`design.v`:
```
module conv_1d #(
    parameter DATA_WIDTH  = 8,
    parameter KERNEL_SIZE = 16
) (
    input logic clk,
    input logic arst_n,
    input  logic [DATA_WIDTH-1:0] signal_data,
    input  logic                  signal_vld,
    input  logic                  signal_last,
    output logic                  signal_rdy,
    input  logic [KERNEL_SIZE*DATA_WIDTH-1:0] kernel,
    output logic [DATA_WIDTH*2+$clog2(KERNEL_SIZE)-1:0] result_data,
    output logic                    result_vld,
    output logic                    result_last,
    input  logic                    result_rdy
);
  localparam PRODUCT_WIDTH = (DATA_WIDTH * 2);
  localparam RESULT_WIDTH  = PRODUCT_WIDTH + $clog2(KERNEL_SIZE);
  logic [KERNEL_SIZE-1:0][DATA_WIDTH-1:0] signal_buf;
  logic shift_vld;
  logic shift_last;
  always_ff @(posedge clk or negedge arst_n) begin
    if (!arst_n) begin
      signal_buf <= '0;
      shift_vld <= 1'b0;
      shift_last <= 1'b0;
    end else begin 
      if (signal_vld) begin  
        signal_buf <= {signal_data, signal_buf[KERNEL_SIZE-1:1]}; 
      end
      shift_vld <= signal_vld;
      shift_last <= signal_vld & signal_last;
    end
  end
  logic [KERNEL_SIZE-1:0][PRODUCT_WIDTH-1:0] products;
  always_comb begin
    for (int i = 0; i < KERNEL_SIZE; i++) begin
      products[i] = kernel[i*DATA_WIDTH +: DATA_WIDTH] * signal_buf[i];
    end
  end
  logic [KERNEL_SIZE-1:0][PRODUCT_WIDTH-1:0] products_buf;
  logic products_vld;
  logic products_last;
  always_ff @(posedge clk or negedge arst_n) begin
    if (!arst_n) begin
      products_buf <= '0;
      products_vld <= 1'b0;
      products_last <= 1'b0;
    end else begin
      products_buf <= products;
      products_vld <= shift_vld;
      products_last <= shift_last;
    end
  end
  logic [RESULT_WIDTH-1:0] sum;
  always_comb begin
    sum = 0;
    for (int i = 0; i < KERNEL_SIZE; i++) begin
      sum += products_buf[i];
    end
  end
  logic [RESULT_WIDTH-1:0] sum_buf;
  logic sum_vld;
  logic sum_last;
  always_ff @(posedge clk or negedge arst_n) begin
    if (!arst_n) begin
      sum_buf <= '0;
      sum_vld <= 1'b0;
      sum_last <= 1'b0;
    end else begin
      sum_buf <= sum;
      sum_vld <= products_vld;
      sum_last <= products_last;
    end
  end
  assign result_data = sum_buf;
  assign result_vld  = sum_vld;
  assign result_last = sum_last;
  assign signal_rdy  = 1'b1;
endmodule
```
`run.sh`:
```
#!/bin/bash
# the make line also repeats each setting of config.mk as NAME=value (left out here)
make -C /OpenROAD-flow-scripts/flow DESIGN_CONFIG=/design/flow/config.mk WORK_HOME=/design/flow/orfs CLKGATE_MAP_FILE= finish
```
`config.mk`:
```
export PLATFORM = sky130hd
export DESIGN_NAME = conv_1d
export DESIGN_NICKNAME = conv_1d
export VERILOG_FILES = /design/flow/design.v
export SDC_FILE = /design/flow/constraint.sdc
export NUM_CORES = 4
export LEC_CHECK = 0
export CAP_MARGIN = 5
export CELL_PAD_IN_SITES_DETAIL_PLACEMENT = 0
export CELL_PAD_IN_SITES_GLOBAL_PLACEMENT = 1
export CORE_MARGIN = 2
export CORE_UTILIZATION = 28
export MIN_ROUTING_LAYER = met2
export PLACE_DENSITY_LB_ADDON = 0.03
export SETUP_SLACK_MARGIN = -0.13
export SLEW_MARGIN = 20
```
`constraint.sdc`:
```
create_clock -name core_clock -period 7.49 [get_ports {clk}]
set_input_delay 1.4980 -clock core_clock [delete_from_list [all_inputs] [get_ports {clk}]]
set_output_delay 1.4980 -clock core_clock [all_outputs]
set_load 0.01 [all_outputs]
```
==> results of run 1 <==
-- per-layer routing --
| metal | global-route usage (%) | share of wire, % | vias up | wire length, µm |
|---|---|---|---|---|
| met5 | 0.807 | 0.16 | - | 246 |
| met4 | 3.39 | 2.8 | 20 | 4270 |
| met3 | 37.5 | 45 | 355 | 67900 |
| met2 | 28.1 | 52 | 12100 | 78400 |
| met1 | - | 0 | 18100 | 0 |
| li1 | - | - | 16000 | - |
-- area by class of cell --
cell class | instances | area, µm²
clock buffer | 89 | 1870
inverter | 1131 | 4250
antenna | 7 | 17.5
fill | 19100 | 125000
clock inverter | 29 | 404
sequential | 410 | 10300
multi-input combinational | 3501 | 36300
timing repair buffer | 167 | 1700
tap | 2385 | 2980
-- metrics by stage --
step / cells / hold WS [ps] / worst slack, ps
floorplan: 5167 / 331 / 2010
global placement: 7594 / 332 / 977
detailed placement: 7594 / 337 / 1050
CTS: 7712 / 350 / 1260
global route: 7712 / 355 / 812
finish: 7719 / 346 / 1200
==> impl_results.html, run 1 <==
<h3>Flow metrics</h3>
<table>
<tr><th>Metric</th><th>Value</th></tr>
<tr><th colspan="2">Die</th></tr>
<tr><td>Horizontal die dimension</td><td>432 µm</td></tr>
<tr><td>Starting utilization of the core area</td><td>28.1%</td></tr>
<tr><td>Height of the die</td><td>432 µm</td></tr>
<tr><td>Boundary pin count</td><td>164</td></tr>
<tr><td>Placement Rows</td><td>157</td></tr>
<tr><td>Core footprint</td><td>182000 µm²</td></tr>
<tr><td>Die footprint</td><td>187000 µm²</td></tr>
<tr><th colspan="2">Detailed routing</th></tr>
<tr><td>Number of search-and-repair iterations in the first detailed-routing pass</td><td>6</td></tr>
<tr><td>Overall via count from detail_route</td><td>46500</td></tr>
<tr><td>Vias/cell</td><td>6.03</td></tr>
<tr><td>Initial DRC count</td><td>2904</td></tr>
<tr><td>Total DRC errors in the routed layout</td><td>0</td></tr>
<tr><td>Tally of nets with antenna violations remaining after routing</td><td>0</td></tr>
<tr><td>Total detailed-routing wirelength</td><td>151000 µm</td></tr>
<tr><td>Routed wirelength normalized by instance count</td><td>19.5 µm</td></tr>
<tr><th colspan="2">Final timing</th></tr>
<tr><td>Transition time at the pin with the least slew margin</td><td>886 ps</td></tr>
<tr><td>Total Negative Setup Slacks</td><td>0 ps</td></tr>
<tr><td>Final tally of hold violations</td><td>0</td></tr>
<tr><td>Unrepaired setup endpoints after global routing</td><td>no</td></tr>
<tr><td>Max-slew headroom at the worst pin</td><td>40.9%</td></tr>
<tr><td>Setup Skew</td><td>37.9 ps</td></tr>
<tr><td>Final period demand of the worst path</td><td>6290 ps</td></tr>
<tr><td>Max frequency</td><td>159 MHz</td></tr>
<tr><td>Final critical-path share of the clock period</td><td>84.0%</td></tr>
<tr><td>Count of final max-slew check failures</td><td>0</td></tr>
<tr><td>Finish-stage setup viols</td><td>0</td></tr>
<tr><th colspan="2">Clocking</th></tr>
<tr><td>Clock H-tree levels</td><td>3</td></tr>
<tr><td>Maximum root-to-sink buffer count</td><td>3</td></tr>
<tr><td>Total number of clock tree sinks</td><td>410</td></tr>
<tr><td>Total clock buffers created by CTS</td><td>66</td></tr>
<tr><td>Root buffer selected by CTS</td><td>clkbuf_16</td></tr>
<tr><td>TritonCTS clock tree</td><td>yes</td></tr>
<tr><td>Insertion delay at the late pin of the worst-skew pair</td><td>690 ps</td></tr>
<tr><td>Hold_buf cts</td><td>0</td></tr>
<tr><td>Buffer count from post-CTS setup fixing</td><td>0</td></tr>
<tr><td>Quantity of gates resized following cts</td><td>0</td></tr>
<tr><td>Clock-pin transition on the worst setup and hold timing paths</td><td>60 ps</td></tr>
<tr><th colspan="2">Setup path</th></tr>
<tr><td>Total stage count of the critical path</td><td>18</td></tr>
<tr><td>Critical Path AT</td><td>6870 ps</td></tr>
<tr><td>Last element of the critical path</td><td>sum_buf[18]</td></tr>
<tr><td>R2r setup slk</td><td>1200 ps</td></tr>
<tr><td>CP Launch Type</td><td>flip-flop</td></tr>
<tr><td>Crit path capture type</td><td>flip-flop</td></tr>
<tr><td>Worst reg2reg startpoint</td><td>products_buf[98]</td></tr>
<tr><td>CP peak stage delay</td><td>610 ps</td></tr>
<tr><td>Crit path top cell by count</td><td>fa_1</td></tr>
<tr><td>Type of the worst setup path</td><td>flip-flop to flip-flop</td></tr>
<tr><td>CP max FO</td><td>4</td></tr>
<tr><td>Worst setup path startpoint</td><td>products_buf[98]</td></tr>
<tr><td>Number of buffer and inverter stages on the critical path</td><td>4</td></tr>
<tr><td>CP max stage cell</td><td>fa_1</td></tr>
<tr><td>Worst Reg-to-Reg Cells</td><td>18</td></tr>
<tr><td>Worst-path cell chain</td><td>fa_1 &gt; inv_1 &gt; fa_1 &gt; inv_1 &gt; fa_1 &gt; fa_1 &gt; fa_1 &gt; inv_1 &gt; fa_1 &gt; inv_1 &gt; ha_1 &gt; fa_1 &gt; a211oi_1 &gt; o21ai_0 &gt; a31oi_2 &gt; o21ai_1 &gt; mux2i_1 &gt; xor2_1</td></tr>
<tr><td>Crit path DRT</td><td>8070 ps</td></tr>
<tr><td>Capture instance of the worst register-to-register path</td><td>sum_buf[18]</td></tr>
<tr><td>Kind of cell with the highest combined delay on the critical path</td><td>adder cells</td></tr>
<tr><th colspan="2">Synthesis</th></tr>
<tr><td>Post-Syn Area per Cell</td><td>9.93 µm²</td></tr>
<tr><td>Top-area cell share</td><td>31.1%</td></tr>
<tr><td>Yosys stat area</td><td>51300 µm²</td></tr>
<tr><td>Area fraction in and, or, nand and nor cells</td><td>13.7%</td></tr>
<tr><td>Post-synth net total</td><td>6709</td></tr>
<tr><td>Post-synth area hogs</td><td>fa_1 31%, dfrtp_1 20%, ha_1 15%</td></tr>
<tr><td>Cell accounting for the most synthesized area</td><td>fa_1</td></tr>
<tr><td>Xor+xnor area frac</td><td>3.01%</td></tr>
<tr><td>Most common reg cell</td><td>dfrtp_1</td></tr>
<tr><td>Dominant comb cell</td><td>adder cells</td></tr>
<tr><td>Proportion of register bits with asynchronous set or reset after synthesis</td><td>100%</td></tr>
<tr><td>Count of library flops with an enable pin</td><td>0</td></tr>
<tr><td>Mux share of post-synthesis cell area</td><td>2.97%</td></tr>
<tr><td>Yosys stat cell total</td><td>5167</td></tr>
<tr><td>Synth Instances</td><td>5167</td></tr>
<tr><td>Flops &amp; latches, synth</td><td>410</td></tr>
<tr><td>Post-synthesis share of cell area spent on full adders, half adders and majority gates</td><td>45.8%</td></tr>
<tr><td>Proportion of synthesized chip area in sequential cells</td><td>20.0%</td></tr>
<tr><td>Unique cell type count in the Yosys netlist</td><td>65</td></tr>
<tr><td>Compound-Gate Fraction of Synth Area</td><td>5.30%</td></tr>
<tr><td>Most used standard cells in the synthesized netlist</td><td>1131 x inv_1, 796 x fa_1, 605 x ha_1, 556 x and2_1, 548 x nand2_1</td></tr>
<tr><td>Library cell with the highest instance count after synthesis</td><td>inv_1</td></tr>
<tr><td>Tally of yosys warning messages</td><td>1</td></tr>
<tr><td>Post-synthesis instance area</td><td>51300 µm²</td></tr>
<tr><th colspan="2">Hold path</th></tr>
<tr><td>Destination of the worst hold path</td><td>products_last</td></tr>
<tr><td>WHS Path Cells</td><td>0</td></tr>
<tr><td>Class of the tightest hold or removal check</td><td>flip-flop to flip-flop</td></tr>
<tr><td>Launch point of the worst hold path</td><td>shift_last</td></tr>
<tr><th colspan="2">Job</th></tr>
<tr><td>Max-cap check violation count</td><td>0</td></tr>
<tr><td>Total tool warning count</td><td>34</td></tr>
<tr><th colspan="2">Placed design</th></tr>
<tr><td>Global placer's final weighted congestion</td><td>0.823</td></tr>
<tr><td>Instance area at placement</td><td>55500 µm²</td></tr>
<tr><td>Half-perimeter wire length of the detailed placement result</td><td>122000 µm</td></tr>
<tr><td>Port Buf Inserts</td><td>161</td></tr>
<tr><th colspan="2">Cells and area</th></tr>
<tr><td>Fin util</td><td>31.7%</td></tr>
<tr><td>Syn-to-layout area delta</td><td>12.7%</td></tr>
<tr><td>Post-route standard cell area excluding fillers</td><td>57800 µm²</td></tr>
<tr><td>Total Nets Final</td><td>6819</td></tr>
<tr><th colspan="2">Global routing</th></tr>
<tr><td>Vias in the first global route</td><td>58700</td></tr>
<tr><td>Aggregate global-route resource usage</td><td>25.1%</td></tr>
<tr><td>Pin count of the biggest net entering global routing</td><td>143</td></tr>
<tr><td>First-pass GRT wire length</td><td>235000 µm</td></tr>
<tr><td>Initial antenna violation count</td><td>9</td></tr>
<tr><td>Remaining global-route overflow</td><td>0</td></tr>
<tr><th colspan="2">Run status</th></tr>
<tr><td>Run status</td><td>no timing/DRC/antenna violations</td></tr>
</table>
==> inputs of run 2 (changes only) <==
Settings changed: CAP_MARGIN 5 to 20, CELL_PAD_IN_SITES_DETAIL_PLACEMENT 0 to unset, CELL_PAD_IN_SITES_GLOBAL_PLACEMENT 1 to unset, CORE_UTILIZATION 28 to 72, CTS_CLUSTER_DIAMETER set to 369, CTS_CLUSTER_SIZE set to 24, MIN_ROUTING_LAYER met2 to unset, PLACE_DENSITY set to 0.77, PLACE_DENSITY_LB_ADDON 0.03 to unset, SETUP_SLACK_MARGIN -0.13 to 0.68, TNS_END_PERCENT set to 5.
Clock period 7.49 ns to 5.21 ns, I/O delays scaled along.
==> run 2 against run 1 <==
  * Now fails the layout checks on setup timing
  * Count of clock-buffer cells in the layout decreased by 68
  * Critical path depth shrank 2
  * Non-clock buffer count is 338 higher
  * Register-to-register slack got worse by 1400 ps
  * Utilization grew 51 points
  * Synthesized cell count unchanged
  * Critical path type unchanged
  * Highest routed layer unchanged
==> impl_results.html, run 2 <==
<h3>Flow metrics</h3>
<table>
<tr><th>Metric</th><th>Value</th></tr>
<tr><th colspan="2">Synthesis</th></tr>
<tr><td>Top-area cell share</td><td>31.1% (unchanged)</td></tr>
<tr><td>Xor+xnor area frac</td><td>3.01% (unchanged)</td></tr>
<tr><td>Post-synth net total</td><td>6709 (unchanged)</td></tr>
<tr><td>Cell accounting for the most synthesized area</td><td>fa_1</td></tr>
<tr><td>Post-Syn Area per Cell</td><td>9.93 µm² (unchanged)</td></tr>
<tr><td>Proportion of synthesized chip area in sequential cells</td><td>20.0% (unchanged)</td></tr>
<tr><td>Count of library flops with an enable pin</td><td>0 (unchanged)</td></tr>
<tr><td>Compound-Gate Fraction of Synth Area</td><td>5.30% (unchanged)</td></tr>
<tr><td>Yosys stat area</td><td>51300 µm² (unchanged)</td></tr>
<tr><td>Unique cell type count in the Yosys netlist</td><td>65 (unchanged)</td></tr>
<tr><td>Proportion of register bits with asynchronous set or reset after synthesis</td><td>100% (unchanged)</td></tr>
<tr><td>Mux share of post-synthesis cell area</td><td>2.97% (unchanged)</td></tr>
<tr><td>Area fraction in and, or, nand and nor cells</td><td>13.7% (unchanged)</td></tr>
<tr><td>Dominant comb cell</td><td>adder cells</td></tr>
<tr><td>Library cell with the highest instance count after synthesis</td><td>inv_1</td></tr>
<tr><td>Post-synth area hogs</td><td>fa_1 31%, dfrtp_1 20%, ha_1 15%</td></tr>
<tr><td>Most common reg cell</td><td>dfrtp_1</td></tr>
<tr><td>Synth Instances</td><td>5167 (unchanged)</td></tr>
<tr><td>Post-synthesis instance area</td><td>51300 µm² (unchanged)</td></tr>
<tr><td>Flops &amp; latches, synth</td><td>410 (unchanged)</td></tr>
<tr><td>Most used standard cells in the synthesized netlist</td><td>1131 x inv_1, 796 x fa_1, 605 x ha_1, 556 x and2_1, 548 x nand2_1</td></tr>
<tr><td>Post-synthesis share of cell area spent on full adders, half adders and majority gates</td><td>45.8% (unchanged)</td></tr>
<tr><td>Yosys stat cell total</td><td>5167 (unchanged)</td></tr>
<tr><td>Tally of yosys warning messages</td><td>1 (unchanged)</td></tr>
<tr><th colspan="2">Setup path</th></tr>
<tr><td>Last element of the critical path</td><td>sum_buf[18]</td></tr>
<tr><td>Kind of cell with the highest combined delay on the critical path</td><td>adder cells</td></tr>
<tr><td>Crit path top cell by count</td><td>fa_1</td></tr>
<tr><td>Type of the worst setup path</td><td>flip-flop to flip-flop</td></tr>
<tr><td>CP max stage cell</td><td>fa_1</td></tr>
<tr><td>Worst setup path startpoint</td><td>products_buf[131]</td></tr>
<tr><td>R2r setup slk</td><td>-150 ps (-1350 ps)</td></tr>
<tr><td>CP Launch Type</td><td>flip-flop</td></tr>
<tr><td>Worst Reg-to-Reg Cells</td><td>16 (-2)</td></tr>
<tr><td>Total stage count of the critical path</td><td>16 (-2)</td></tr>
<tr><td>Capture instance of the worst register-to-register path</td><td>sum_buf[18]</td></tr>
<tr><td>Worst reg2reg startpoint</td><td>products_buf[131]</td></tr>
<tr><td>CP peak stage delay</td><td>630 ps (+20 ps)</td></tr>
<tr><td>Number of buffer and inverter stages on the critical path</td><td>3 (-1)</td></tr>
<tr><td>Worst-path cell chain</td><td>fa_1 &gt; inv_1 &gt; fa_1 &gt; inv_1 &gt; fa_1 &gt; fa_1 &gt; fa_1 &gt; fa_1 &gt; buf_4 &gt; fa_2 &gt; a211oi_2 &gt; o21ai_2 &gt; a31oi_4 &gt; o21ai_2 &gt; mux2i_1 &gt; xor2_1</td></tr>
<tr><td>Crit path capture type</td><td>flip-flop</td></tr>
<tr><td>CP max FO</td><td>3 (-1)</td></tr>
<tr><td>Critical Path AT</td><td>5860 ps (-1010 ps)</td></tr>
<tr><td>Crit path DRT</td><td>5710 ps (-2360 ps)</td></tr>
<tr><th colspan="2">Detailed routing</th></tr>
<tr><td>Overall via count from detail_route</td><td>36400 (-22%)</td></tr>
<tr><td>Post-Route M1 WL</td><td>49600 µm (+49600 µm)</td></tr>
<tr><td>Routed met3 length</td><td>6800 µm (-90%)</td></tr>
<tr><td>Total DRC errors in the routed layout</td><td>0 (unchanged)</td></tr>
<tr><td>Number of search-and-repair iterations in the first detailed-routing pass</td><td>5 (-1)</td></tr>
<tr><td>Routed wirelength normalized by instance count</td><td>18.2 µm (-6.7%)</td></tr>
<tr><td>Number of diodes added for antenna fixing</td><td>0 (-7)</td></tr>
<tr><td>Initial DRC count</td><td>2089 (-28%)</td></tr>
<tr><td>Routed length on met2</td><td>59300 µm (-24%)</td></tr>
<tr><td>Total detailed-routing wirelength</td><td>119000 µm (-21%)</td></tr>
<tr><td>Highest routing layer actually used</td><td>met5</td></tr>
<tr><td>Tally of nets with antenna violations remaining after routing</td><td>0 (unchanged)</td></tr>
<tr><td>Vias/cell</td><td>5.59 (-7.2%)</td></tr>
<tr><th colspan="2">Hold path</th></tr>
<tr><td>Launch point of the worst hold path</td><td>shift_last</td></tr>
<tr><td>WHS Path Cells</td><td>0 (unchanged)</td></tr>
<tr><td>Destination of the worst hold path</td><td>products_last</td></tr>
<tr><td>Class of the tightest hold or removal check</td><td>flip-flop to flip-flop</td></tr>
<tr><th colspan="2">Cells and area</th></tr>
<tr><td>Fin util</td><td>82.6% (+51 points)</td></tr>
<tr><td>Fin cells</td><td>6509 (-16%)</td></tr>
<tr><td>Fill cell count</td><td>4325 (-77%)</td></tr>
<tr><td>Total Nets Final</td><td>7112 (+4.3%)</td></tr>
<tr><td>Footprint of the multi-input gates</td><td>37300 µm² (+2.7%)</td></tr>
<tr><td>Sequential cell area</td><td>10300 µm² (about the same)</td></tr>
<tr><td>Post-route standard cell area excluding fillers</td><td>58000 µm² (+0.45%)</td></tr>
<tr><td>Syn-to-layout area delta</td><td>13.2%</td></tr>
<tr><th colspan="2">Clocking</th></tr>
<tr><td>Clock-pin transition on the worst setup and hold timing paths</td><td>110 ps (+50 ps)</td></tr>
<tr><td>Total clock buffers created by CTS</td><td>21 (-68%)</td></tr>
<tr><td>Total number of clock tree sinks</td><td>410 (unchanged)</td></tr>
<tr><td>TritonCTS clock tree</td><td>yes</td></tr>
<tr><td>Insertion delay at the late pin of the worst-skew pair</td><td>580 ps (-110 ps)</td></tr>
<tr><td>Maximum root-to-sink buffer count</td><td>3 (unchanged)</td></tr>
<tr><td>Clock H-tree levels</td><td>1 (-2)</td></tr>
<tr><td>Root buffer selected by CTS</td><td>clkbuf_16</td></tr>
<tr><td>Hold_buf cts</td><td>0 (unchanged)</td></tr>
<tr><th colspan="2">Die</th></tr>
<tr><td>Die footprint</td><td>73400 µm² (-61%)</td></tr>
<tr><td>Core footprint</td><td>70300 µm² (-61%)</td></tr>
<tr><td>Placement Rows</td><td>97 (-38%)</td></tr>
<tr><td>Starting utilization of the core area</td><td>73.0% (+45 points)</td></tr>
<tr><td>Horizontal die dimension</td><td>271 µm (-37%)</td></tr>
<tr><td>Boundary pin count</td><td>164 (unchanged)</td></tr>
<tr><td>Height of the die</td><td>271 µm (-37%)</td></tr>
<tr><th colspan="2">Final timing</th></tr>
<tr><td>Final tally of hold violations</td><td>0 (unchanged)</td></tr>
<tr><td>Post-Route Hold Slack</td><td>361 ps (+15.5 ps)</td></tr>
<tr><td>Final critical-path share of the clock period</td><td>103% (+19 points)</td></tr>
<tr><td>Transition time at the pin with the least slew margin</td><td>938 ps (+51.6 ps)</td></tr>
<tr><td>Unrepaired setup endpoints after global routing</td><td>yes</td></tr>
<tr><td>Total Negative Setup Slacks</td><td>-560 ps (-560 ps)</td></tr>
<tr><td>Count of final max-slew check failures</td><td>0 (unchanged)</td></tr>
<tr><td>Max frequency</td><td>186 MHz (+17%)</td></tr>
<tr><td>Max-slew headroom at the worst pin</td><td>37.5% (-3.4 points)</td></tr>
<tr><td>Setup Skew</td><td>36.2 ps (-1.69 ps)</td></tr>
<tr><td>Setup slack of the critical path after layout</td><td>-152 ps (-1350 ps)</td></tr>
<tr><td>Finish-stage setup viols</td><td>6 (+6)</td></tr>
<tr><td>Final period demand of the worst path</td><td>5360 ps (-928 ps)</td></tr>
<tr><th colspan="2">Run status</th></tr>
<tr><td>Violated Checks</td><td>setup timing</td></tr>
<tr><td>Run status</td><td>complete, but fails checks</td></tr>
<tr><th colspan="2">Placed design</th></tr>
<tr><td>Post-Place Setup Slack</td><td>-281 ps (-1330 ps)</td></tr>
<tr><td>Port Buf Inserts</td><td>161 (unchanged)</td></tr>
<tr><td>Half-perimeter wire length of the detailed placement result</td><td>97200 µm (-20%)</td></tr>
<tr><td>Inst Count DP</td><td>6484 (-15%)</td></tr>
<tr><td>Instance area at placement</td><td>56200 µm² (+1.3%)</td></tr>
<tr><td>Global placer's final weighted congestion</td><td>0.935 (+14%)</td></tr>
<tr><th colspan="2">Global routing</th></tr>
<tr><td>Aggregate global-route resource usage</td><td>33.8% (+8.7 points)</td></tr>
<tr><td>Remaining global-route overflow</td><td>0 (unchanged)</td></tr>
<tr><td>Pin count of the biggest net entering global routing</td><td>110 (-23%)</td></tr>
<tr><td>Initial antenna violation count</td><td>1 (-8)</td></tr>
<tr><td>First-pass GRT wire length</td><td>198000 µm (-16%)</td></tr>
<tr><td>Vias in the first global route</td><td>39200 (-33%)</td></tr>
<tr><th colspan="2">Job</th></tr>
<tr><td>Total tool warning count</td><td>33 (-2.9%)</td></tr>
<tr><td>Max-cap check violation count</td><td>0 (unchanged)</td></tr>
</table>
run 2: what timing repair did:
item                                    in CTS  in global routing
endpoints found under the setup margin     101                132
pin swaps                                   22                168
gates resized                               25                341
setup buffers                                2                  1
run 2: final cells by class:
| cell class | instances | area share [%] |
|---|---|---|
| Clock buffer | 21 | 0.905 |
| Clock inverter | 1 | 0.0517 |
| Inverter | 1131 | 7.31 |
| Multi-Input combinational cell | 3501 | 64.2 |
| Sequential cell | 410 | 17.7 |
| Tap cell | 940 | 2.03 |
| Timing Repair Buffer | 505 | 7.77 |
run 2: layer usage:
| metal | vias up | GRT usage, % |
|---|---|---|
| met5 | - | 0 |
| met2 | 963 | 57.6 |
| li1 | 16600 | - |
| met3 | 198 | 4.59 |
| met4 | 2 | 7.55 |
| met1 | 18700 | 46.5 |
==> inputs of run 3 (changes only) <==
Settings changed: CORE_UTILIZATION 72 to 71, CTS_CLUSTER_DIAMETER 369 to unset, CTS_CLUSTER_SIZE 24 to unset, PLACE_DENSITY 0.77 to unset, SETUP_SLACK_MARGIN 0.68 to unset, TNS_END_PERCENT 5 to unset.
==> run 3 against run 2 <==
  * Global-route usage is 0.43 points higher
  * Fmax shrank 3.6%
  * Still fails the layout checks on setup timing
  * Utilization is 1.2 points lower
  * Highest routed layer unchanged
  * First-iteration DRC count grew 2.9%
  * Die size grew 1.4%
  * Cell area increased by 0.19%
==> impl_results.html, run 3 <==
<h3>Flow metrics</h3>
<table>
<tr><th>Metric</th><th>Value</th></tr>
<tr><th colspan="2">Final timing</th></tr>
<tr><td>Final period demand of the worst path</td><td>5560 ps (+200 ps)</td></tr>
<tr><td>Transition time at the pin with the least slew margin</td><td>801 ps (-137 ps)</td></tr>
<tr><td>Unrepaired setup endpoints after global routing</td><td>yes</td></tr>
<tr><td>Final tally of hold violations</td><td>0 (unchanged)</td></tr>
<tr><td>Setup Skew</td><td>22.2 ps (-14.0 ps)</td></tr>
<tr><td>Max frequency</td><td>180 MHz (-3.6%)</td></tr>
<tr><td>Final critical-path share of the clock period</td><td>107% (+3.8 points)</td></tr>
<tr><td>Setup slack of the critical path after layout</td><td>-353 ps (-200 ps)</td></tr>
<tr><td>Finish-stage setup viols</td><td>7 (+1)</td></tr>
<tr><td>Max-slew headroom at the worst pin</td><td>46.6% (+9.1 points)</td></tr>
<tr><td>Count of final max-slew check failures</td><td>0 (unchanged)</td></tr>
<tr><th colspan="2">Setup path</th></tr>
<tr><td>Worst-path cell chain</td><td>fa_1 &gt; inv_2 &gt; fa_1 &gt; inv_2 &gt; fa_1 &gt; fa_1 &gt; fa_1 &gt; inv_2 &gt; fa_1 &gt; inv_2 &gt; ha_4 &gt; fa_2 &gt; a211oi_4 &gt; o21ai_2 &gt; a31oi_4 &gt; o21ai_2 &gt; mux2i_1 &gt; xor2_1</td></tr>
<tr><td>R2r setup slk</td><td>-350 ps (-200 ps)</td></tr>
<tr><td>Total stage count of the critical path</td><td>18 (+2)</td></tr>
<tr><td>Type of the worst setup path</td><td>flip-flop to flip-flop</td></tr>
<tr><td>CP Launch Type</td><td>flip-flop</td></tr>
<tr><td>Crit path capture type</td><td>flip-flop</td></tr>
<tr><td>Crit path DRT</td><td>5720 ps (about the same)</td></tr>
<tr><td>CP peak stage delay</td><td>580 ps (-50 ps)</td></tr>
<tr><td>Number of buffer and inverter stages on the critical path</td><td>4 (+1)</td></tr>
<tr><td>Worst reg2reg startpoint</td><td>products_buf[98]</td></tr>
<tr><td>Last element of the critical path</td><td>sum_buf[18]</td></tr>
<tr><td>Kind of cell with the highest combined delay on the critical path</td><td>adder cells</td></tr>
<tr><td>Crit path top cell by count</td><td>fa_1</td></tr>
<tr><td>Worst setup path startpoint</td><td>products_buf[98]</td></tr>
<tr><td>CP max FO</td><td>3 (unchanged)</td></tr>
<tr><td>Capture instance of the worst register-to-register path</td><td>sum_buf[18]</td></tr>
<tr><td>Critical Path AT</td><td>6080 ps (+220 ps)</td></tr>
<tr><td>Worst Reg-to-Reg Cells</td><td>18 (+2)</td></tr>
<tr><td>CP max stage cell</td><td>fa_1</td></tr>
<tr><th colspan="2">Clocking</th></tr>
<tr><td>Clock-pin transition on the worst setup and hold timing paths</td><td>60 ps (-50 ps)</td></tr>
<tr><td>Maximum root-to-sink buffer count</td><td>3 (unchanged)</td></tr>
<tr><td>TritonCTS clock tree</td><td>yes</td></tr>
<tr><td>Clock H-tree levels</td><td>2 (+1)</td></tr>
<tr><td>Total clock buffers created by CTS</td><td>50 (+140%)</td></tr>
<tr><td>Total number of clock tree sinks</td><td>410 (unchanged)</td></tr>
<tr><td>Insertion delay at the late pin of the worst-skew pair</td><td>610 ps (+30 ps)</td></tr>
<tr><td>Root buffer selected by CTS</td><td>clkbuf_16</td></tr>
<tr><th colspan="2">Global routing</th></tr>
<tr><td>Initial antenna violation count</td><td>9 (+8)</td></tr>
<tr><td>First-pass GRT wire length</td><td>200000 µm (+0.96%)</td></tr>
<tr><td>Pin count of the biggest net entering global routing</td><td>102 (-7.3%)</td></tr>
<tr><td>Global routing usage on met3</td><td>8.11% (+3.5 points)</td></tr>
<tr><td>Vias in the first global route</td><td>39400 (+0.65%)</td></tr>
<tr><td>Global routing usage on met1</td><td>44.6% (-1.9 points)</td></tr>
<tr><td>Remaining global-route overflow</td><td>0 (unchanged)</td></tr>
<tr><td>Most used routing layer in global routing</td><td>met2</td></tr>
<tr><td>Aggregate global-route resource usage</td><td>34.2% (+0.43 points)</td></tr>
<tr><td>Met2 Usage GRT</td><td>56.6% (-1.0 points)</td></tr>
<tr><th colspan="2">Placed design</th></tr>
<tr><td>Inst Count DP</td><td>6492 (+0.12%)</td></tr>
<tr><td>Post-Place Setup Slack</td><td>-466 ps (-185 ps)</td></tr>
<tr><td>Global placer's final weighted congestion</td><td>0.966 (+3.3%)</td></tr>
<tr><td>Half-perimeter wire length of the detailed placement result</td><td>97900 µm (+0.78%)</td></tr>
<tr><td>Port Buf Inserts</td><td>161 (unchanged)</td></tr>
<tr><th colspan="2">Synthesis</th></tr>
<tr><td>Cell accounting for the most synthesized area</td><td>fa_1</td></tr>
<tr><td>Top-area cell share</td><td>31.1% (unchanged)</td></tr>
<tr><td>Count of library flops with an enable pin</td><td>0 (unchanged)</td></tr>
<tr><td>Tally of yosys warning messages</td><td>1 (unchanged)</td></tr>
<tr><td>Synth Instances</td><td>5167 (unchanged)</td></tr>
<tr><td>Proportion of synthesized chip area in sequential cells</td><td>20.0% (unchanged)</td></tr>
<tr><td>Post-synthesis instance area</td><td>51300 µm² (unchanged)</td></tr>
<tr><td>Post-synth area hogs</td><td>fa_1 31%, dfrtp_1 20%, ha_1 15%</td></tr>
<tr><td>Mux share of post-synthesis cell area</td><td>2.97% (unchanged)</td></tr>
<tr><td>Library cell with the highest instance count after synthesis</td><td>inv_1</td></tr>
<tr><td>Post-Syn Area per Cell</td><td>9.93 µm² (unchanged)</td></tr>
<tr><td>Unique cell type count in the Yosys netlist</td><td>65 (unchanged)</td></tr>
<tr><td>Xor+xnor area frac</td><td>3.01% (unchanged)</td></tr>
<tr><td>Most common reg cell</td><td>dfrtp_1</td></tr>
<tr><td>Flops &amp; latches, synth</td><td>410 (unchanged)</td></tr>
<tr><td>Proportion of register bits with asynchronous set or reset after synthesis</td><td>100% (unchanged)</td></tr>
<tr><td>Compound-Gate Fraction of Synth Area</td><td>5.30% (unchanged)</td></tr>
<tr><td>Most used standard cells in the synthesized netlist</td><td>1131 x inv_1, 796 x fa_1, 605 x ha_1, 556 x and2_1, 548 x nand2_1</td></tr>
<tr><td>Post-synth net total</td><td>6709 (unchanged)</td></tr>
<tr><td>Post-synthesis share of cell area spent on full adders, half adders and majority gates</td><td>45.8% (unchanged)</td></tr>
<tr><td>Yosys stat area</td><td>51300 µm² (unchanged)</td></tr>
<tr><td>Area fraction in and, or, nand and nor cells</td><td>13.7% (unchanged)</td></tr>
<tr><td>Yosys stat cell total</td><td>5167 (unchanged)</td></tr>
<tr><td>Dominant comb cell</td><td>adder cells</td></tr>
<tr><th colspan="2">Detailed routing</th></tr>
<tr><td>Total detailed-routing wirelength</td><td>121000 µm (+1.9%)</td></tr>
<tr><td>Overall via count from detail_route</td><td>36600 (+0.54%)</td></tr>
<tr><td>Total DRC errors in the routed layout</td><td>0 (unchanged)</td></tr>
<tr><td>Routed wirelength normalized by instance count</td><td>18.4 µm (+0.67%)</td></tr>
<tr><td>Vias/cell</td><td>5.56 (-0.67%)</td></tr>
<tr><td>Initial DRC count</td><td>2149 (+2.9%)</td></tr>
<tr><td>Tally of nets with antenna violations remaining after routing</td><td>0 (unchanged)</td></tr>
<tr><td>Number of search-and-repair iterations in the first detailed-routing pass</td><td>5 (unchanged)</td></tr>
<tr><th colspan="2">Die</th></tr>
<tr><td>Starting utilization of the core area</td><td>71.7% (-1.2 points)</td></tr>
<tr><td>Height of the die</td><td>273 µm (+0.69%)</td></tr>
<tr><td>Die footprint</td><td>74400 µm² (+1.4%)</td></tr>
<tr><td>Placement Rows</td><td>98 (+1.0%)</td></tr>
<tr><td>Horizontal die dimension</td><td>273 µm (+0.69%)</td></tr>
<tr><td>Boundary pin count</td><td>164 (unchanged)</td></tr>
<tr><td>Core footprint</td><td>71500 µm² (+1.7%)</td></tr>
<tr><th colspan="2">Run status</th></tr>
<tr><td>Violated Checks</td><td>setup timing</td></tr>
<tr><td>Run status</td><td>complete, but fails checks</td></tr>
<tr><th colspan="2">Cells and area</th></tr>
<tr><td>Syn-to-layout area delta</td><td>13.4%</td></tr>
<tr><td>Fin cells</td><td>6588 (+1.2%)</td></tr>
<tr><td>Sequential cell area</td><td>10300 µm² (about the same)</td></tr>
<tr><td>Total Nets Final</td><td>7138 (+0.37%)</td></tr>
<tr><td>Footprint of the multi-input gates</td><td>36600 µm² (-2.0%)</td></tr>
<tr><td>Fill cell count</td><td>4482 (+3.6%)</td></tr>
<tr><th colspan="2">Job</th></tr>
<tr><td>Max-cap check violation count</td><td>0 (unchanged)</td></tr>
<tr><td>Total tool warning count</td><td>35 (+6.1%)</td></tr>
<tr><th colspan="2">Hold path</th></tr>
<tr><td>Class of the tightest hold or removal check</td><td>flip-flop to flip-flop</td></tr>
<tr><td>Launch point of the worst hold path</td><td>products_last</td></tr>
<tr><td>WHS Path Cells</td><td>0 (unchanged)</td></tr>
<tr><td>Destination of the worst hold path</td><td>sum_last</td></tr>
</table>
[run 3: final cells by class]
| type | count | share of cell area (%) |
|---|---|---|
| clock inverters | 26 | 0.480 |
| diodes | 4 | 0.0172 |
| flip-flops and latches | 410 | 17.6 |
| well taps | 950 | 2.04 |
| repair buffers | 502 | 7.26 |
| clock buffers | 64 | 2.40 |
| multi-input cells | 3501 | 62.9 |
| inverters | 1131 | 7.30 |
[run 3: metrics by stage]
step	setup TNS [ps]	utilization, %	instance area [µm²]	hold slack (ps)
after global placement	-5550	78.6	56200	333
after global routing	-2200	81.3	58100	349
after detailed placement	-8250	78.6	56200	336
after floorplan	-15.7	-	51300	331
after CTS	-557	81.1	57900	349
final	-1420	81.4	58200	348
[run 3: what timing repair did]
item / CTS / global route
buffers inserted: 1 / 3
resized: 18 / 37
hold buffers: 0 / 0
endpoints found under the setup margin: 13 / 13
pin swaps: 10 / 15
[run 3: per-layer routing]
| layer | part of all wire [%] | up-vias |
|---|---|---|
| li1 | - | 16700 |
| met1 | 40 | 18600 |
| met2 | 49 | 1070 |
| met3 | 7.3 | 292 |
| met4 | 3.8 | 12 |
| met5 | 0.075 | - |
==> inputs of run 4 (changes only) <==
Settings changed: CORE_UTILIZATION 71 to 60, SETUP_SLACK_MARGIN set to 1.11.
Clock period 5.21 ns to 4.16 ns, I/O delays scaled along.
==> run 4 against run 3 <==
  * Still fails the layout checks on setup timing
  * Non-clock buffer count grew 610
  * Via count rose by 5.1%
  * Critical path depth increased by 1
  * Critical path type unchanged
  * Highest routed layer unchanged
==> impl_results.html, run 4 <==
<h3>Flow metrics</h3>
<table>
<tr><th>Metric</th><th>Value</th></tr>
<tr><th colspan="2">Run status</th></tr>
<tr><td>Run status</td><td>complete, but fails checks</td></tr>
<tr><td>Violated Checks</td><td>setup timing</td></tr>
<tr><th colspan="2">Die</th></tr>
<tr><td>Core footprint</td><td>84900 µm² (+19%)</td></tr>
<tr><td>Boundary pin count</td><td>164 (unchanged)</td></tr>
<tr><td>Starting utilization of the core area</td><td>60.4% (-11 points)</td></tr>
<tr><td>Height of the die</td><td>296 µm (+8.7%)</td></tr>
<tr><td>Die footprint</td><td>87800 µm² (+18%)</td></tr>
<tr><td>Placement Rows</td><td>107 (+9.2%)</td></tr>
<tr><td>Horizontal die dimension</td><td>296 µm (+8.7%)</td></tr>
<tr><th colspan="2">Cells and area</th></tr>
<tr><td>Syn-to-layout area delta</td><td>30.5%</td></tr>
<tr><td>Footprint of the multi-input gates</td><td>40000 µm² (+9.4%)</td></tr>
<tr><td>Fill cell count</td><td>5750 (+28%)</td></tr>
<tr><td>Sequential cell area</td><td>10400 µm² (+0.89%)</td></tr>
<tr><td>Fin cells</td><td>7395 (+12%)</td></tr>
<tr><td>Fin util</td><td>78.9% (-2.5 points)</td></tr>
<tr><td>Total Nets Final</td><td>7750 (+8.6%)</td></tr>
<tr><th colspan="2">Placed design</th></tr>
<tr><td>Half-perimeter wire length of the detailed placement result</td><td>106000 µm (+8.3%)</td></tr>
<tr><td>Post-Place Setup Slack</td><td>-1180 ps (-717 ps)</td></tr>
<tr><td>Port Buf Inserts</td><td>161 (unchanged)</td></tr>
<tr><td>Inst Count DP</td><td>7154 (+10%)</td></tr>
<tr><td>Global placer's final weighted congestion</td><td>0.904 (-6.5%)</td></tr>
<tr><th colspan="2">Synthesis</th></tr>
<tr><td>Top-area cell share</td><td>31.1% (unchanged)</td></tr>
<tr><td>Post-synth net total</td><td>6709 (unchanged)</td></tr>
<tr><td>Most used standard cells in the synthesized netlist</td><td>1131 x inv_1, 796 x fa_1, 605 x ha_1, 556 x and2_1, 548 x nand2_1</td></tr>
<tr><td>Compound-Gate Fraction of Synth Area</td><td>5.30% (unchanged)</td></tr>
<tr><td>Unique cell type count in the Yosys netlist</td><td>65 (unchanged)</td></tr>
<tr><td>Synth Instances</td><td>5167 (unchanged)</td></tr>
<tr><td>Proportion of synthesized chip area in sequential cells</td><td>20.0% (unchanged)</td></tr>
<tr><td>Yosys stat area</td><td>51300 µm² (unchanged)</td></tr>
<tr><td>Cell accounting for the most synthesized area</td><td>fa_1</td></tr>
<tr><td>Dominant comb cell</td><td>adder cells</td></tr>
<tr><td>Flops &amp; latches, synth</td><td>410 (unchanged)</td></tr>
<tr><td>Area fraction in and, or, nand and nor cells</td><td>13.7% (unchanged)</td></tr>
<tr><td>Post-Syn Area per Cell</td><td>9.93 µm² (unchanged)</td></tr>
<tr><td>Count of library flops with an enable pin</td><td>0 (unchanged)</td></tr>
<tr><td>Most common reg cell</td><td>dfrtp_1</td></tr>
<tr><td>Post-synthesis share of cell area spent on full adders, half adders and majority gates</td><td>45.8% (unchanged)</td></tr>
<tr><td>Yosys stat cell total</td><td>5167 (unchanged)</td></tr>
<tr><td>Xor+xnor area frac</td><td>3.01% (unchanged)</td></tr>
<tr><td>Tally of yosys warning messages</td><td>1 (unchanged)</td></tr>
<tr><td>Post-synthesis instance area</td><td>51300 µm² (unchanged)</td></tr>
<tr><td>Mux share of post-synthesis cell area</td><td>2.97% (unchanged)</td></tr>
<tr><td>Proportion of register bits with asynchronous set or reset after synthesis</td><td>100% (unchanged)</td></tr>
<tr><td>Library cell with the highest instance count after synthesis</td><td>inv_1</td></tr>
<tr><td>Post-synth area hogs</td><td>fa_1 31%, dfrtp_1 20%, ha_1 15%</td></tr>
<tr><th colspan="2">Clocking</th></tr>
<tr><td>Root buffer selected by CTS</td><td>clkbuf_16</td></tr>
<tr><td>Insertion delay at the late pin of the worst-skew pair</td><td>640 ps (+30 ps)</td></tr>
<tr><td>Maximum root-to-sink buffer count</td><td>3 (unchanged)</td></tr>
<tr><td>Total number of clock tree sinks</td><td>410 (unchanged)</td></tr>
<tr><td>TritonCTS clock tree</td><td>yes</td></tr>
<tr><td>Total clock buffers created by CTS</td><td>52 (+4.0%)</td></tr>
<tr><td>Clock H-tree levels</td><td>2 (unchanged)</td></tr>
<tr><td>Clock-pin transition on the worst setup and hold timing paths</td><td>60 ps (about the same)</td></tr>
<tr><th colspan="2">Final timing</th></tr>
<tr><td>Final period demand of the worst path</td><td>5280 ps (-288 ps)</td></tr>
<tr><td>Final tally of hold violations</td><td>0 (unchanged)</td></tr>
<tr><td>Count of final max-slew check failures</td><td>0 (unchanged)</td></tr>
<tr><td>Finish-stage setup viols</td><td>22 (+15)</td></tr>
<tr><td>Max frequency</td><td>190 MHz (+5.5%)</td></tr>
<tr><td>Unrepaired setup endpoints after global routing</td><td>yes</td></tr>
<tr><td>Transition time at the pin with the least slew margin</td><td>711 ps (-89.6 ps)</td></tr>
<tr><td>Total Negative Setup Slacks</td><td>-16490 ps (-15070 ps)</td></tr>
<tr><td>Post-Route Hold Slack</td><td>153 ps (-195 ps)</td></tr>
<tr><td>Setup slack of the critical path after layout</td><td>-1120 ps (-762 ps)</td></tr>
<tr><td>Max-slew headroom at the worst pin</td><td>52.6% (+6.0 points)</td></tr>
<tr><td>Final critical-path share of the clock period</td><td>127% (+20 points)</td></tr>
<tr><td>Setup Skew</td><td>35.6 ps (+13.5 ps)</td></tr>
<tr><th colspan="2">Detailed routing</th></tr>
<tr><td>Total detailed-routing wirelength</td><td>133000 µm (+9.9%)</td></tr>
<tr><td>Initial DRC count</td><td>1840 (-14%)</td></tr>
<tr><td>Tally of nets with antenna violations remaining after routing</td><td>0 (unchanged)</td></tr>
<tr><td>Vias/cell</td><td>5.20 (-6.3%)</td></tr>
<tr><td>Number of search-and-repair iterations in the first detailed-routing pass</td><td>5 (unchanged)</td></tr>
<tr><td>Overall via count from detail_route</td><td>38500 (+5.1%)</td></tr>
<tr><td>Number of diodes added for antenna fixing</td><td>0 (-4)</td></tr>
<tr><td>Routed wirelength normalized by instance count</td><td>18.0 µm (-2.1%)</td></tr>
<tr><td>Total DRC errors in the routed layout</td><td>0 (unchanged)</td></tr>
<tr><th colspan="2">Global routing</th></tr>
<tr><td>Pin count of the biggest net entering global routing</td><td>116 (+14%)</td></tr>
<tr><td>First-pass GRT wire length</td><td>215000 µm (+7.3%)</td></tr>
<tr><td>Initial antenna violation count</td><td>2 (-7)</td></tr>
<tr><td>Remaining global-route overflow</td><td>0 (unchanged)</td></tr>
<tr><td>Vias in the first global route</td><td>41100 (+4.2%)</td></tr>
<tr><td>Aggregate global-route resource usage</td><td>31.2% (-3.1 points)</td></tr>
<tr><th colspan="2">Setup path</th></tr>
<tr><td>Number of buffer and inverter stages on the critical path</td><td>6 (+2)</td></tr>
<tr><td>Crit path capture type</td><td>flip-flop</td></tr>
<tr><td>Total stage count of the critical path</td><td>19 (+1)</td></tr>
<tr><td>R2r setup slk</td><td>-1120 ps (-760 ps)</td></tr>
<tr><td>Worst setup path startpoint</td><td>products_buf[210]</td></tr>
<tr><td>Critical Path AT</td><td>5790 ps (-290 ps)</td></tr>
<tr><td>Worst reg2reg startpoint</td><td>products_buf[210]</td></tr>
<tr><td>Worst Reg-to-Reg Cells</td><td>19 (+1)</td></tr>
<tr><td>Kind of cell with the highest combined delay on the critical path</td><td>adder cells</td></tr>
<tr><td>Crit path top cell by count</td><td>fa_1</td></tr>
<tr><td>Capture instance of the worst register-to-register path</td><td>sum_buf[12]</td></tr>
<tr><td>Last element of the critical path</td><td>sum_buf[12]</td></tr>
<tr><td>CP max stage cell</td><td>fa_1</td></tr>
<tr><td>CP peak stage delay</td><td>540 ps (-40 ps)</td></tr>
<tr><td>CP Launch Type</td><td>flip-flop</td></tr>
<tr><td>Worst-path cell chain</td><td>inv_1 &gt; fa_1 &gt; fa_1 &gt; inv_1 &gt; fa_1 &gt; fa_1 &gt; fa_1 &gt; inv_1 &gt; fa_1 &gt; inv_2 &gt; ha_4 &gt; fa_2 &gt; a211oi_4 &gt; o21ai_2 &gt; a31oi_4 &gt; buf_4 &gt; buf_6 &gt; o21ai_4 &gt; xnor2_2</td></tr>
<tr><td>Type of the worst setup path</td><td>flip-flop to flip-flop</td></tr>
<tr><td>CP max FO</td><td>3 (unchanged)</td></tr>
<tr><td>Crit path DRT</td><td>4680 ps (-1040 ps)</td></tr>
<tr><th colspan="2">Hold path</th></tr>
<tr><td>Class of the tightest hold or removal check</td><td>input port to asynchronous set/reset pin</td></tr>
<tr><th colspan="2">Job</th></tr>
<tr><td>Max-cap check violation count</td><td>0 (unchanged)</td></tr>
<tr><td>Total tool warning count</td><td>36 (+2.9%)</td></tr>
</table>
-- run 4: metrics by stage --
step | cell area (µm²)
after global routing | 66900
after CTS | 65400
final | 66900
after detailed placement | 61500
after floorplan | 53000
after global placement | 61500
-- run 4: area by class of cell --
class | instances | area share [%]
flip-flops and latches | 410 | 15.5
clock buffers | 60 | 2.07
well taps | 1144 | 2.14
multi-input cells | 3501 | 59.8
inverters | 1131 | 6.35
repair buffers | 1112 | 13.6
clock inverters | 37 | 0.656
-- run 4: repair_timing --
action,CTS,global route
hold buffers,0,0
pin swaps,327,272
setup buffers,84,60
gates cloned,0,0
resized,634,376
endpoints found under the setup margin,211,207
-- run 4: per-layer routing --
metal	track usage, %	share of wire [%]
met5	0	0.0083
met4	7.08	2.3
met3	2.96	3.9
met2	53.1	50
met1	43.5	44
==> inputs of run 5 (changes only) <==
Settings changed: CAP_MARGIN 20 to 5, CELL_PAD_IN_SITES_DETAIL_PLACEMENT set to 0, CELL_PAD_IN_SITES_GLOBAL_PLACEMENT set to 1, CORE_UTILIZATION 60 to 28, MIN_ROUTING_LAYER set to met1, PLACE_DENSITY_LB_ADDON set to 0.03, SETUP_SLACK_MARGIN 1.11 to -0.13, SLEW_MARGIN 20 to 10.
Clock period 4.16 ns to 7.49 ns, I/O delays scaled along.
==> run 5 against run 4 <==
  * The run now finishes clean
  * Count of clock-buffer cells in the layout increased by 29
  * Sequential cell count unchanged
  * Register-to-register slack gained 2400 ps
  * Via count shrank 13%
  * Largest cell class unchanged
  * Synthesized area stayed put
  * Wire length increased by 11%
  * Final cell count increased by 4.3%
==> impl_results.html, run 5 <==
<h3>Flow metrics</h3>
<table>
<tr><th>Metric</th><th>Value</th></tr>
<tr><th colspan="2">Clocking</th></tr>
<tr><td>Total number of clock tree sinks</td><td>410 (unchanged)</td></tr>
<tr><td>Maximum root-to-sink buffer count</td><td>3 (unchanged)</td></tr>
<tr><td>Hold_buf cts</td><td>0 (unchanged)</td></tr>
<tr><td>Clock H-tree levels</td><td>3 (+1)</td></tr>
<tr><td>Root buffer selected by CTS</td><td>clkbuf_16</td></tr>
<tr><td>Buffer count from post-CTS setup fixing</td><td>0 (-100%)</td></tr>
<tr><td>Quantity of gates resized following cts</td><td>0 (-100%)</td></tr>
<tr><td>Clock-pin transition on the worst setup and hold timing paths</td><td>60 ps (about the same)</td></tr>
<tr><td>TritonCTS clock tree</td><td>yes</td></tr>
<tr><td>Insertion delay at the late pin of the worst-skew pair</td><td>670 ps (+30 ps)</td></tr>
<tr><td>Total clock buffers created by CTS</td><td>66 (+27%)</td></tr>
<tr><th colspan="2">Synthesis</th></tr>
<tr><td>Unique cell type count in the Yosys netlist</td><td>65 (unchanged)</td></tr>
<tr><td>Area fraction in and, or, nand and nor cells</td><td>13.7% (unchanged)</td></tr>
<tr><td>Cell accounting for the most synthesized area</td><td>fa_1</td></tr>
<tr><td>Post-synth net total</td><td>6709 (unchanged)</td></tr>
<tr><td>Post-synthesis instance area</td><td>51300 µm² (unchanged)</td></tr>
<tr><td>Tally of yosys warning messages</td><td>1 (unchanged)</td></tr>
<tr><td>Post-synth area hogs</td><td>fa_1 31%, dfrtp_1 20%, ha_1 15%</td></tr>
<tr><td>Yosys stat area</td><td>51300 µm² (unchanged)</td></tr>
<tr><td>Post-synthesis share of cell area spent on full adders, half adders and majority gates</td><td>45.8% (unchanged)</td></tr>
<tr><td>Synth Instances</td><td>5167 (unchanged)</td></tr>
<tr><td>Yosys stat cell total</td><td>5167 (unchanged)</td></tr>
<tr><td>Compound-Gate Fraction of Synth Area</td><td>5.30% (unchanged)</td></tr>
<tr><td>Top-area cell share</td><td>31.1% (unchanged)</td></tr>
<tr><td>Proportion of register bits with asynchronous set or reset after synthesis</td><td>100% (unchanged)</td></tr>
<tr><td>Xor+xnor area frac</td><td>3.01% (unchanged)</td></tr>
<tr><td>Most used standard cells in the synthesized netlist</td><td>1131 x inv_1, 796 x fa_1, 605 x ha_1, 556 x and2_1, 548 x nand2_1</td></tr>
<tr><td>Mux share of post-synthesis cell area</td><td>2.97% (unchanged)</td></tr>
<tr><td>Proportion of synthesized chip area in sequential cells</td><td>20.0% (unchanged)</td></tr>
<tr><td>Library cell with the highest instance count after synthesis</td><td>inv_1</td></tr>
<tr><td>Dominant comb cell</td><td>adder cells</td></tr>
<tr><td>Post-Syn Area per Cell</td><td>9.93 µm² (unchanged)</td></tr>
<tr><td>Count of library flops with an enable pin</td><td>0 (unchanged)</td></tr>
<tr><td>Most common reg cell</td><td>dfrtp_1</td></tr>
<tr><td>Flops &amp; latches, synth</td><td>410 (unchanged)</td></tr>
<tr><th colspan="2">Placed design</th></tr>
<tr><td>Post-Place Setup Slack</td><td>1050 ps (+2230 ps)</td></tr>
<tr><td>Half-perimeter wire length of the detailed placement result</td><td>122000 µm (+15%)</td></tr>
<tr><td>Port Buf Inserts</td><td>161 (unchanged)</td></tr>
<tr><td>Global placer's final weighted congestion</td><td>0.757 (-16%)</td></tr>
<tr><th colspan="2">Final timing</th></tr>
<tr><td>Count of final max-slew check failures</td><td>0 (unchanged)</td></tr>
<tr><td>Final tally of hold violations</td><td>0 (unchanged)</td></tr>
<tr><td>Final period demand of the worst path</td><td>6160 ps (+886 ps)</td></tr>
<tr><td>Max-slew headroom at the worst pin</td><td>39.9% (-13 points)</td></tr>
<tr><td>Final critical-path share of the clock period</td><td>82.3% (-45 points)</td></tr>
<tr><td>Unrepaired setup endpoints after global routing</td><td>no</td></tr>
<tr><td>Max frequency</td><td>162 MHz (-14%)</td></tr>
<tr><td>Finish-stage setup viols</td><td>0 (-100%)</td></tr>
<tr><td>Setup Skew</td><td>35.8 ps (+0.152 ps)</td></tr>
<tr><td>Setup slack of the critical path after layout</td><td>1330 ps (+2440 ps)</td></tr>
<tr><td>Total Negative Setup Slacks</td><td>0 ps (+16490 ps)</td></tr>
<tr><td>Transition time at the pin with the least slew margin</td><td>902 ps (+191 ps)</td></tr>
<tr><th colspan="2">Detailed routing</th></tr>
<tr><td>Total DRC errors in the routed layout</td><td>0 (unchanged)</td></tr>
<tr><td>Initial DRC count</td><td>1125 (-39%)</td></tr>
<tr><td>Number of search-and-repair iterations in the first detailed-routing pass</td><td>5 (unchanged)</td></tr>
<tr><td>Routed met3 length</td><td>3390 µm (-35%)</td></tr>
<tr><td>Total detailed-routing wirelength</td><td>147000 µm (+11%)</td></tr>
<tr><td>Routed length on met2</td><td>68000 µm (+2.8%)</td></tr>
<tr><td>Tally of nets with antenna violations remaining after routing</td><td>0 (unchanged)</td></tr>
<tr><td>Vias/cell</td><td>4.36 (-16%)</td></tr>
<tr><td>Overall via count from detail_route</td><td>33600 (-13%)</td></tr>
<tr><td>Routed wirelength normalized by instance count</td><td>19.0 µm (+6.0%)</td></tr>
<tr><td>Highest routing layer actually used</td><td>met4</td></tr>
<tr><td>Post-Route M1 WL</td><td>73300 µm (+25%)</td></tr>
<tr><th colspan="2">Run status</th></tr>
<tr><td>Run status</td><td>no timing/DRC/antenna violations</td></tr>
<tr><th colspan="2">Setup path</th></tr>
<tr><td>Number of buffer and inverter stages on the critical path</td><td>4 (-2)</td></tr>
<tr><td>Worst Reg-to-Reg Cells</td><td>18 (-1)</td></tr>
<tr><td>Type of the worst setup path</td><td>flip-flop to flip-flop</td></tr>
<tr><td>CP Launch Type</td><td>flip-flop</td></tr>
<tr><td>Capture instance of the worst register-to-register path</td><td>sum_buf[18]</td></tr>
<tr><td>CP max FO</td><td>4 (+1)</td></tr>
<tr><td>R2r setup slk</td><td>1330 ps (+2440 ps)</td></tr>
<tr><td>CP max stage cell</td><td>fa_1</td></tr>
<tr><td>Worst reg2reg startpoint</td><td>products_buf[98]</td></tr>
<tr><td>Worst-path cell chain</td><td>fa_1 &gt; inv_1 &gt; fa_1 &gt; inv_1 &gt; fa_1 &gt; fa_1 &gt; fa_1 &gt; inv_1 &gt; fa_1 &gt; inv_1 &gt; ha_1 &gt; fa_1 &gt; a211oi_1 &gt; o21ai_0 &gt; a31oi_2 &gt; o21ai_1 &gt; mux2i_1 &gt; xor2_1</td></tr>
<tr><td>Last element of the critical path</td><td>sum_buf[18]</td></tr>
<tr><td>Total stage count of the critical path</td><td>18 (-1)</td></tr>
<tr><td>Kind of cell with the highest combined delay on the critical path</td><td>adder cells</td></tr>
<tr><td>CP peak stage delay</td><td>600 ps (+60 ps)</td></tr>
<tr><td>Crit path DRT</td><td>8050 ps (+3370 ps)</td></tr>
<tr><td>Crit path top cell by count</td><td>fa_1</td></tr>
<tr><td>Worst setup path startpoint</td><td>products_buf[98]</td></tr>
<tr><td>Critical Path AT</td><td>6720 ps (+930 ps)</td></tr>
<tr><td>Crit path capture type</td><td>flip-flop</td></tr>
<tr><th colspan="2">Die</th></tr>
<tr><td>Placement Rows</td><td>157 (+47%)</td></tr>
<tr><td>Horizontal die dimension</td><td>432 µm (+46%)</td></tr>
<tr><td>Starting utilization of the core area</td><td>28.1% (-32 points)</td></tr>
<tr><td>Die footprint</td><td>187000 µm² (+110%)</td></tr>
<tr><td>Boundary pin count</td><td>164 (unchanged)</td></tr>
<tr><td>Core footprint</td><td>182000 µm² (+120%)</td></tr>
<tr><td>Height of the die</td><td>432 µm (+46%)</td></tr>
<tr><th colspan="2">Cells and area</th></tr>
<tr><td>Syn-to-layout area delta</td><td>12.7%</td></tr>
<tr><td>Total Nets Final</td><td>6819 (-12%)</td></tr>
<tr><th colspan="2">Job</th></tr>
<tr><td>Total tool warning count</td><td>33 (-8.3%)</td></tr>
<tr><td>Max-cap check violation count</td><td>0 (unchanged)</td></tr>
<tr><th colspan="2">Global routing</th></tr>
<tr><td>Pin count of the biggest net entering global routing</td><td>143 (+23%)</td></tr>
<tr><td>Aggregate global-route resource usage</td><td>16.6% (-15 points)</td></tr>
<tr><td>Initial antenna violation count</td><td>15 (+13)</td></tr>
<tr><td>Remaining global-route overflow</td><td>0 (unchanged)</td></tr>
<tr><td>Vias in the first global route</td><td>37800 (-8.0%)</td></tr>
<tr><td>First-pass GRT wire length</td><td>235000 µm (+9.7%)</td></tr>
<tr><th colspan="2">Hold path</th></tr>
<tr><td>Launch point of the worst hold path</td><td>shift_last</td></tr>
<tr><td>Destination of the worst hold path</td><td>products_last</td></tr>
<tr><td>Class of the tightest hold or removal check</td><td>flip-flop to flip-flop</td></tr>
<tr><td>WHS Path Cells</td><td>0</td></tr>
</table>
==> run 5: cell type report <==
cell class	count	area [µm²]
diodes	3	7.51
clock buffers	89	1870
clock inverters	29	404
fillers	19100	125000
inverters	1131	4250
multi-input cells	3501	36300
flip-flops and latches	410	10300
well taps	2385	2980
repair buffers	167	1700
==> run 5: through the flow <==
step | std cells | cell area (µm²) | utilization (%) | hold WS, ps
2_1_floorplan | 5167 | 51300 | - | 331
3_3_place_gp | 7594 | 55500 | 30.4 | 332
3_5_place_dp | 7594 | 55500 | 30.4 | 337
4_1_cts | 7712 | 57800 | 31.7 | 350
5_1_grt | 7713 | 57800 | 31.7 | 355
6_report | 7715 | 57800 | 31.7 | 346
==> run 5: routing by layer <==
| layer | GRT usage [%] | up-vias |
|---|---|---|
| met5 | 0 | - |
| met4 | 3.27 | 0 |
| met3 | 1.59 | 97 |
| met2 | 27.0 | 300 |
| met1 | 23.9 | 17200 |
| li1 | - | 16000 |
